==> inputs of job 7097 <==
==> flow/design.v <==
module FpCustomAddSub 
# (
	parameter	ManWidth	=	16,
	parameter	ExpWidth	=	6
)
(Rst_i,Clk_i,A_i,B_i,AddSub_i,Nd_i,Result_o,ResultValid_o);	
	function integer Log2;
	input integer value;
		begin
			Log2 = 0;
			while (value > 1) begin
				value   = value >> 1;
				Log2    = Log2 + 1;
			end
		end
	endfunction
	localparam	InOutWidth	=	1+ExpWidth+ManWidth;
	localparam	ExtManWidth	=	ManWidth+1;
	localparam	Stages	=	Log2(InOutWidth);
	input	Rst_i;
	input	Clk_i;
	input	[InOutWidth-1:0]	A_i;
	input	[InOutWidth-1:0]	B_i;
	input	AddSub_i;
	input	Nd_i;
	output	[InOutWidth-1:0]	Result_o;
	output	ResultValid_o;
	wire	signB	=	B_i[InOutWidth-1]^AddSub_i;
	wire	[InOutWidth-2:0]	absA	=	A_i[InOutWidth-2:0];
	wire	[InOutWidth-2:0]	absB	=	B_i[InOutWidth-2:0];
	reg		[InOutWidth-1:0]	muxA;
	reg		[InOutWidth-1:0]	muxB;
	reg	impliedA;
	reg	impliedB;
	reg	[InOutWidth-1:0]	muxAReg;
	reg	[InOutWidth-1:0]	muxBReg;
	reg	[ExpWidth-1:0]		expDiff;
	reg	addSubOrepation;
	wire	[ManWidth:0]	manA	=	{impliedA,	muxAReg[ManWidth-1:0]};
	wire	[ManWidth:0]	manB	=	{impliedB,	muxBReg[ManWidth-1:0]};
	reg	[ManWidth:0]	manANorm;
	reg	[ManWidth:0]	manBNorm;
	reg	addSubOrepationReg;
	reg	[ExtManWidth:0]	manSum;
	wire	[Stages-1:0]	distance;
	wire	[ExtManWidth+1:0]	dataArray	[0:Stages];
	wire	[Stages+1:0]	distanceR	=	{2'b00,distanceR1};
	reg		[ExtManWidth-1:0]	manSumReg;
	wire	[ExtManWidth-1:0]	normCMan	=	manSumReg	<<	distanceR1[Stages-1:0];	 
	reg	[ManWidth-1:0]	manC;
	reg	[ExpWidth-1:0]	expAPipe	[0:4];
	reg	[ExpWidth-1:0]	expC;
	reg	[4:0]	signC;
	reg	[8:0]	valid;
	assign  dataArray [0]	=	manSum;		
	assign	Result_o	=	{signC[4],expC,manC};
	assign	ResultValid_o	=	valid[4];
	always	@(*)	begin
		if	(absA<absB)	begin
			muxA	<=	{signB,absB};
			muxB	<=	{A_i[InOutWidth-1],absA};
		end	else	begin
			muxA	<=	{A_i[InOutWidth-1],absA};
			muxB	<=	{signB,absB};
		end 
	end
	always	@(posedge	Clk_i)	begin
		if	(muxA	[InOutWidth-2 -:ExpWidth]	==	8'h00)	begin	 
			impliedA	<=	1'b0;	 
		end	else	begin
			impliedA	<=	1'b1;	 
		end
		if	(muxB	[InOutWidth-2 -:ExpWidth]	==	8'h00)	begin	 
			impliedB	<=	1'b0;
		end	else	begin
			impliedB	<=	1'b1;
		end
		muxAReg	<=	muxA;
		muxBReg	<=	muxB;
		expDiff	<=	muxA[InOutWidth-2 -:ExpWidth]	-	muxB[InOutWidth-2 -:ExpWidth];	 
		addSubOrepation	<=	muxA[InOutWidth-1]	^	muxB[InOutWidth-1];	 
	end
	always	@(posedge	Clk_i)	begin
		manANorm	<=	manA;
		manBNorm	<=	manB	>>	expDiff;	 
		addSubOrepationReg <= addSubOrepation;
	end
	always	@(posedge	Clk_i)	begin
		if	(Rst_i)	begin
			manSum	<=	{ExtManWidth{1'b0}};
		end	else	if	(!addSubOrepationReg)	begin
			manSum	<=	{1'b0,	manANorm}	+	{1'b0,	manBNorm};
		end	else	begin
			manSum	<=	{1'b0,	manANorm}	-	{1'b0,	manBNorm};
		end
	end
	genvar	i;
	generate	
		for (i=0; i<Stages; i=i+1)	begin: searchMSB
			wire [ExtManWidth+1:0] dataIn;	
			wire [ExtManWidth+1:0] shitedDataOut;
			wire [ExtManWidth+1:0] dataOut;
			assign  dataIn = dataArray[i];
			wire    shiftDesired = ~|(dataIn[ExtManWidth+1:ExtManWidth+1-(1 << (Stages-1-i))]);
			assign  distance[(Stages-1-i)] = shiftDesired;		
			assign  shitedDataOut = dataIn << (1 << (Stages-1-i));	
			assign  dataOut = shiftDesired ? shitedDataOut : dataIn;	
			assign  dataArray[i+1] = dataOut;
		end
		reg	[Stages-1:0]	distanceR1;
		always	@(posedge	Clk_i)	begin
			distanceR1	<=	distance;
		end
	endgenerate	
	always	@(posedge	Clk_i)	begin
		manSumReg	<=	manSum	[ExtManWidth-1 -:ExtManWidth];
	end
	always	@(posedge	Clk_i)	begin
		if	(Rst_i)	begin
			manC	<=	{ManWidth{1'b0}};
		end	else	begin
			manC	<=	normCMan	[ExtManWidth-1 -:ManWidth];	 
		end
	end
	always	@(posedge	Clk_i)	begin	
		expAPipe[0]	<=	muxA[InOutWidth-2 -:ExpWidth];	 
		expAPipe[1]	<=	expAPipe[0];
		expAPipe[2]	<=	expAPipe[1];
		expAPipe[3]	<=	expAPipe[2];
		expAPipe[4]	<=	expAPipe[3];
	end
	always	@(posedge	Clk_i)	begin
		if	(&distanceR1)	begin
			expC	<=	{ExpWidth{1'b0}};
		end	else	begin
			if	(expAPipe[3]	>=	distanceR)	begin
				expC	<=	expAPipe[3]-distanceR+1;			 
			end	else	begin
				expC	<=	{{ExpWidth+1{1'b0}},1'b1};
			end
		end	
	end
	always	@(posedge	Clk_i)	begin
		signC	<=	{signC[3:0],	muxA[InOutWidth-1]};
	end
	always	@(posedge	Clk_i)	begin
		valid	<=	{valid[7:0],Nd_i};
	end	
endmodule
==> flow/run.sh <==
#!/bin/bash
# the make line also repeats each setting of config.mk as NAME=value (left out here)
make -C /OpenROAD-flow-scripts/flow DESIGN_CONFIG=/design/flow/config.mk WORK_HOME=/design/flow/orfs CLKGATE_MAP_FILE= finish
==> flow/config.mk <==
export PLATFORM = sky130hd
export DESIGN_NAME = FpCustomAddSub
export DESIGN_NICKNAME = FpCustomAddSub
export VERILOG_FILES = /design/flow/design.v
export SDC_FILE = /design/flow/constraint.sdc
export NUM_CORES = 4
export LEC_CHECK = 0
export CAP_MARGIN = 20
export CORE_ASPECT_RATIO = 1.74
export CORE_MARGIN = 2
export CORE_UTILIZATION = 40
export CTS_CLUSTER_DIAMETER = 332
export CTS_CLUSTER_SIZE = 98
export SLEW_MARGIN = 10
==> flow/constraint.sdc <==
create_clock -name core_clock -period 4.5 [get_ports {Clk_i}]
set_input_delay 0.9000 -clock core_clock [delete_from_list [all_inputs] [get_ports {Clk_i}]]
set_output_delay 0.9000 -clock core_clock [all_outputs]
set_load 0.01 [all_outputs]
==> job 4172: changes against job 7097 <==
==> flow/config.mk (replaced) <==
export PLATFORM = sky130hd
export DESIGN_NAME = FpCustomAddSub
export DESIGN_NICKNAME = FpCustomAddSub
export VERILOG_FILES = /design/flow/design.v
export SDC_FILE = /design/flow/constraint.sdc
export NUM_CORES = 4
export LEC_CHECK = 0
export CAP_MARGIN = 20
export CORE_MARGIN = 2
export CORE_UTILIZATION = 65
export SLEW_MARGIN = 20
==> flow/constraint.sdc (replaced) <==
create_clock -name core_clock -period 4.66 [get_ports {Clk_i}]
set_input_delay 0.9320 -clock core_clock [delete_from_list [all_inputs] [get_ports {Clk_i}]]
set_output_delay 0.9320 -clock core_clock [all_outputs]
set_load 0.01 [all_outputs]
==> job 8841: changes against job 7097 <==
--- a/flow/config.mk
+++ b/flow/config.mk
@@ -6,9 +6,12 @@
 export NUM_CORES = 4
 export LEC_CHECK = 0
 export CAP_MARGIN = 20
-export CORE_ASPECT_RATIO = 1.74
+export CORE_ASPECT_RATIO = 0.5
 export CORE_MARGIN = 2
-export CORE_UTILIZATION = 40
+export CORE_UTILIZATION = 43
 export CTS_CLUSTER_DIAMETER = 332
 export CTS_CLUSTER_SIZE = 98
+export PLACE_DENSITY = 0.35
+export SETUP_SLACK_MARGIN = -0.23
 export SLEW_MARGIN = 10
+export TNS_END_PERCENT = 15
==> qor summary <==
quantity	job 8841	job 4172	job 7097
Status	complete, no violations	complete, no violations	complete, no violations
Non-Clock Buffer Area Fraction	0.0855	0.0876	0.0891
Tcrit/Tclk final	0.855	0.830	0.829
Crit Reg-Reg Startpoint	manBNorm[0]$_SDFF_PP0_	manBNorm[1]$_SDFF_PP0_	manBNorm[0]$_SDFF_PP0_
Global-route met1 utilization	0.254	0.276	0.139
Combinational share of cell area	0.424	0.430	0.423
Final-layout fill cell count	1605	727	1769
Startpoint kind of the worst setup timing path	flop	flop	primary input
Share of total power in combinational logic	0.394	0.415	0.409
Power Total	0.00612 W	0.00595 W	0.00609 W
Arrival time reported for the critical path endpoint	4.19 ns	4.21 ns	4.04 ns
Detailed Route WL	15.4 mm	15.9 mm	15.6 mm
Startpoint-to-endpoint class of the critical path	flop to flop	flop to flop	primary input to flop
Ratio of routed vias to standard cells	4.96	5.74	5.03

* * *

==> yarrow: inputs <==
RTL: the design.v shown in full above, as it stands there.
clock: 3.26 ns
lec_check: 0
abc_area: 0
cap_margin: 20
cell_pad_in_sites_detail_placement: 2
core_margin: 6
core_utilization: 40
gpl_timing_driven: 0
max_routing_layer: met5
place_density: 0.69
slew_margin: 20
run.sh (not shown) runs the stock make flow with config.mk's settings and CLKGATE_MAP_FILE=.
==> quartz: changes against yarrow <==
Settings changed: ABC_AREA 0 to unset, CELL_PAD_IN_SITES_DETAIL_PLACEMENT 2 to unset, CORE_MARGIN 6 to 2, CORE_UTILIZATION 40 to 66, CTS_CLUSTER_SIZE set to 96, GPL_TIMING_DRIVEN 0 to unset, MAX_ROUTING_LAYER met5 to unset, PLACE_DENSITY 0.69 to 0.39, TNS_END_PERCENT set to 5.
==> flow/constraint.sdc (replaced) <==
create_clock -name core_clock -period 2.66 [get_ports {Clk_i}]
set_input_delay 0.5320 -clock core_clock [delete_from_list [all_inputs] [get_ports {Clk_i}]]
set_output_delay 0.5320 -clock core_clock [all_outputs]
set_load 0.01 [all_outputs]
==> reports/summary.rpt <==
ROUTING
---------------------------------------------------------
Via density ................................        6.336
Wirelength per Cell ........................     33.60 um
Met1 wire length ...........................    13,340 um

STA
---------------------------------------------------------
Post-Route Skew ............................   0.01615 ns
Sum of negative setup slack ................    -5.097 ns
Fin worst setup slack ......................    -1.164 ns
# setup viols final ........................           18

GLOBAL ROUTE
---------------------------------------------------------
Met2 track utilization from global routing .       59.73%

RUN STATUS
---------------------------------------------------------
Outcome .................................... finished with violations
Violated checks ............................ negative setup slack

PLACED DESIGN
---------------------------------------------------------
Inst Count DP ..............................        1,098

CELLS AND AREA
---------------------------------------------------------
Final core area utilization ................       54.45%

Source of the figures above: yarrow

==> reports/summary.rpt <==
CELLS AND AREA
---------------------------------------------------------
Final core area utilization ................       90.68%

ROUTING
---------------------------------------------------------
Met1 wire length ...........................      8826 um
Via density ................................        6.510

GLOBAL ROUTE
---------------------------------------------------------
Met2 track utilization from global routing .       65.98%

PLACED DESIGN
---------------------------------------------------------
Inst Count DP ..............................        1,084

STA
---------------------------------------------------------
Sum of negative setup slack ................    -11.15 ns
Fin worst setup slack ......................   -0.8190 ns
Post-Route Skew ............................   0.01223 ns
# setup viols final ........................           40

RUN STATUS
---------------------------------------------------------
Outcome .................................... finished with violations
Violated checks ............................ negative setup slack

Source of the figures above: quartz


* * *

==> run G: inputs <==
// FpCustomAddSub: RTL as listed in full above, without the edits since
Settings: LEC_CHECK=0, ABC_AREA=1, CAP_MARGIN=20, CELL_PAD_IN_SITES_DETAIL_PLACEMENT=0, CELL_PAD_IN_SITES_GLOBAL_PLACEMENT=1, CORE_MARGIN=10, CORE_UTILIZATION=45, CTS_CLUSTER_DIAMETER=379, CTS_CLUSTER_SIZE=84, MAX_ROUTING_LAYER=met5, PLACE_DENSITY=0.36, SETUP_SLACK_MARGIN=-0.23, SLEW_MARGIN=0, TNS_END_PERCENT=15; clock period 2.65 ns.
==> run R: changes against run G <==
Settings changed: ABC_AREA 1 to not set, CELL_PAD_IN_SITES_DETAIL_PLACEMENT 0 to not set, CELL_PAD_IN_SITES_GLOBAL_PLACEMENT 1 to not set, CORE_MARGIN 10 to 2, CORE_UTILIZATION 45 to 66, CTS_CLUSTER_DIAMETER 379 to not set, CTS_CLUSTER_SIZE 84 to not set, MAX_ROUTING_LAYER met5 to not set, PLACE_DENSITY 0.36 to not set, SETUP_SLACK_MARGIN -0.23 to not set, SLEW_MARGIN 0 to 20, TNS_END_PERCENT 15 to not set.
==> flow/constraint.sdc (replaced) <==
create_clock -name core_clock -period 3.66 [get_ports {Clk_i}]
set_input_delay 0.7320 -clock core_clock [delete_from_list [all_inputs] [get_ports {Clk_i}]]
set_output_delay 0.7320 -clock core_clock [all_outputs]
set_load 0.01 [all_outputs]
==> run M: changes against run G <==
Settings changed: ABC_AREA 1 to not set, CELL_PAD_IN_SITES_DETAIL_PLACEMENT 0 to not set, CELL_PAD_IN_SITES_GLOBAL_PLACEMENT 1 to not set, CORE_MARGIN 10 to 2, CORE_UTILIZATION 45 to 32, CTS_CLUSTER_DIAMETER 379 to not set, CTS_CLUSTER_SIZE 84 to not set, MAX_ROUTING_LAYER met5 to not set, PLACE_DENSITY 0.36 to not set, SETUP_SLACK_MARGIN -0.23 to not set, SLEW_MARGIN 0 to 20, TNS_END_PERCENT 15 to not set.
==> flow/constraint.sdc (replaced) <==
create_clock -name core_clock -period 3.87 [get_ports {Clk_i}]
set_input_delay 0.7740 -clock core_clock [delete_from_list [all_inputs] [get_ports {Clk_i}]]
set_output_delay 0.7740 -clock core_clock [all_outputs]
set_load 0.01 [all_outputs]
==> summary of the runs <==
Run M finished with timing, DRC and antenna clean. Run G completed and failed the layout checks on setup timing. Run R produced a layout that fails on setup timing.
The lowest sequential power belongs to run M, the highest to run G.
Of run R and run G, run R has the higher utilization (gap 22 points).
Cell area: run G > run M > run R.
Total power, lowest first: run M, run R, run G.
Fmax, highest first: run G, run M, run R.
Clock-buffer cell count: run M < run R < run G.
Worst hold slack: run G is higher than run R (0.0034 ns).
Cell count: run G > run M > run R.
Between run G and run R, the lower wire length is in run G (gap 6.0%, measured against run R).
Between run G and run M, the lower first-iteration DRC count is in run M (gap about 50%, measured against run M).

* * *

==> pepper: inputs <==
RTL: the design.v shown in full above, as it stands there.
==> flow/config.mk <==
export PLATFORM = sky130hd
export DESIGN_NAME = FpCustomAddSub
export DESIGN_NICKNAME = FpCustomAddSub
export VERILOG_FILES = /design/flow/design.v
export SDC_FILE = /design/flow/constraint.sdc
export NUM_CORES = 4
export LEC_CHECK = 0
export CAP_MARGIN = 20
export CORE_MARGIN = 2
export CORE_UTILIZATION = 67
export CTS_CLUSTER_DIAMETER = 212
export CTS_CLUSTER_SIZE = 34
export SLEW_MARGIN = 20
==> flow/constraint.sdc <==
create_clock -name core_clock -period 2.35 [get_ports {Clk_i}]
set_input_delay 0.4700 -clock core_clock [delete_from_list [all_inputs] [get_ports {Clk_i}]]
set_output_delay 0.4700 -clock core_clock [all_outputs]
set_load 0.01 [all_outputs]
==> inputs of nickel, as changes to pepper <==
- ABC_AREA: unset -> 1
- CORE_MARGIN: 2 -> 9
- CORE_UTILIZATION: 67 -> 40
- CTS_CLUSTER_DIAMETER: 212 -> 119
- CTS_CLUSTER_SIZE: 34 -> unset
- GPL_TIMING_DRIVEN: unset -> 0
==> flow/constraint.sdc (replaced) <==
create_clock -name core_clock -period 4.5 [get_ports {Clk_i}]
set_input_delay 0.9000 -clock core_clock [delete_from_list [all_inputs] [get_ports {Clk_i}]]
set_output_delay 0.9000 -clock core_clock [all_outputs]
set_load 0.01 [all_outputs]
==> inputs of tundra, as changes to pepper <==
- CORE_UTILIZATION: 67 -> 57
- CTS_CLUSTER_DIAMETER: 212 -> unset
- CTS_CLUSTER_SIZE: 34 -> unset
- SETUP_SLACK_MARGIN: unset -> -0.18
==> flow/constraint.sdc (replaced) <==
create_clock -name core_clock -period 2.19 [get_ports {Clk_i}]
set_input_delay 0.4380 -clock core_clock [delete_from_list [all_inputs] [get_ports {Clk_i}]]
set_output_delay 0.4380 -clock core_clock [all_outputs]
set_load 0.01 [all_outputs]
==> results <==
Result of the run: pepper stopped before the end; nickel finished clean; tundra finished with violations
Stage where the flow stopped: pepper clock tree synthesis; nickel -; tundra -
Reasons for failing layout checks: pepper -; nickel -; tundra setup timing
Hold depth: pepper -; nickel 0; tundra 3
Cells after Synth: pepper 791; nickel 1014; tundra 791
Share of synthesized cell area in full adder, half adder and majority cells: pepper 9.27%; nickel 9.26%; tundra 9.27%
Setup tns final: pepper -; nickel 0 ns; tundra -18.85 ns
Overall routed net length: pepper -; nickel 16400 um; tundra 22400 um
CTS tree: pepper -; nickel built; tundra built
Crit path from: pepper -; nickel B_i[19]; tundra manBNorm[0]$_SDFF_PP0_
Max layer used: pepper -; nickel met4; tundra met4
Number of cells traversed by the worst register-to-register path: pepper -; nickel 16; tundra 17
Invs w/o clock: pepper -; nickel 121; tundra 52
Area fraction in compound gates after synthesis: pepper 14.2%; nickel 14.0%; tundra 14.2%
Most frequent cell after synthesis: pepper sky130_fd_sc_hd__dfxtp_1; nickel sky130_fd_sc_hd__nand2_1; tundra sky130_fd_sc_hd__dfxtp_1
Area of combinational cells with multiple inputs: pepper -; nickel 0.00367 mm^2; tundra 0.00469 mm^2
Count of unresolved DRC violations after routing: pepper -; nickel 0; tundra 0
Wire per inst: pepper -; nickel 12.1 um; tundra 18.7 um
Arrival @ worst endpoint: pepper -; nickel 3.57 ns; tundra 3.71 ns
Number of buffers added by the clock tree synthesis step: pepper -; nickel 17; tundra 17
Largest net degree at the start of global routing: pepper -; nickel 17; tundra 49
Pwr per Cell Area: pepper -; nickel 647 mW/mm^2; tundra 1370 mW/mm^2
Met2 GRT Util: pepper -; nickel 25.1%; tundra 52.1%
Critical path endpoint: pepper -; nickel expDiff[4]$_DFF_P_; tundra manSum[17]$_SDFF_PP0_
Power figures rest on the tool's default switching activity, not on a simulated workload.
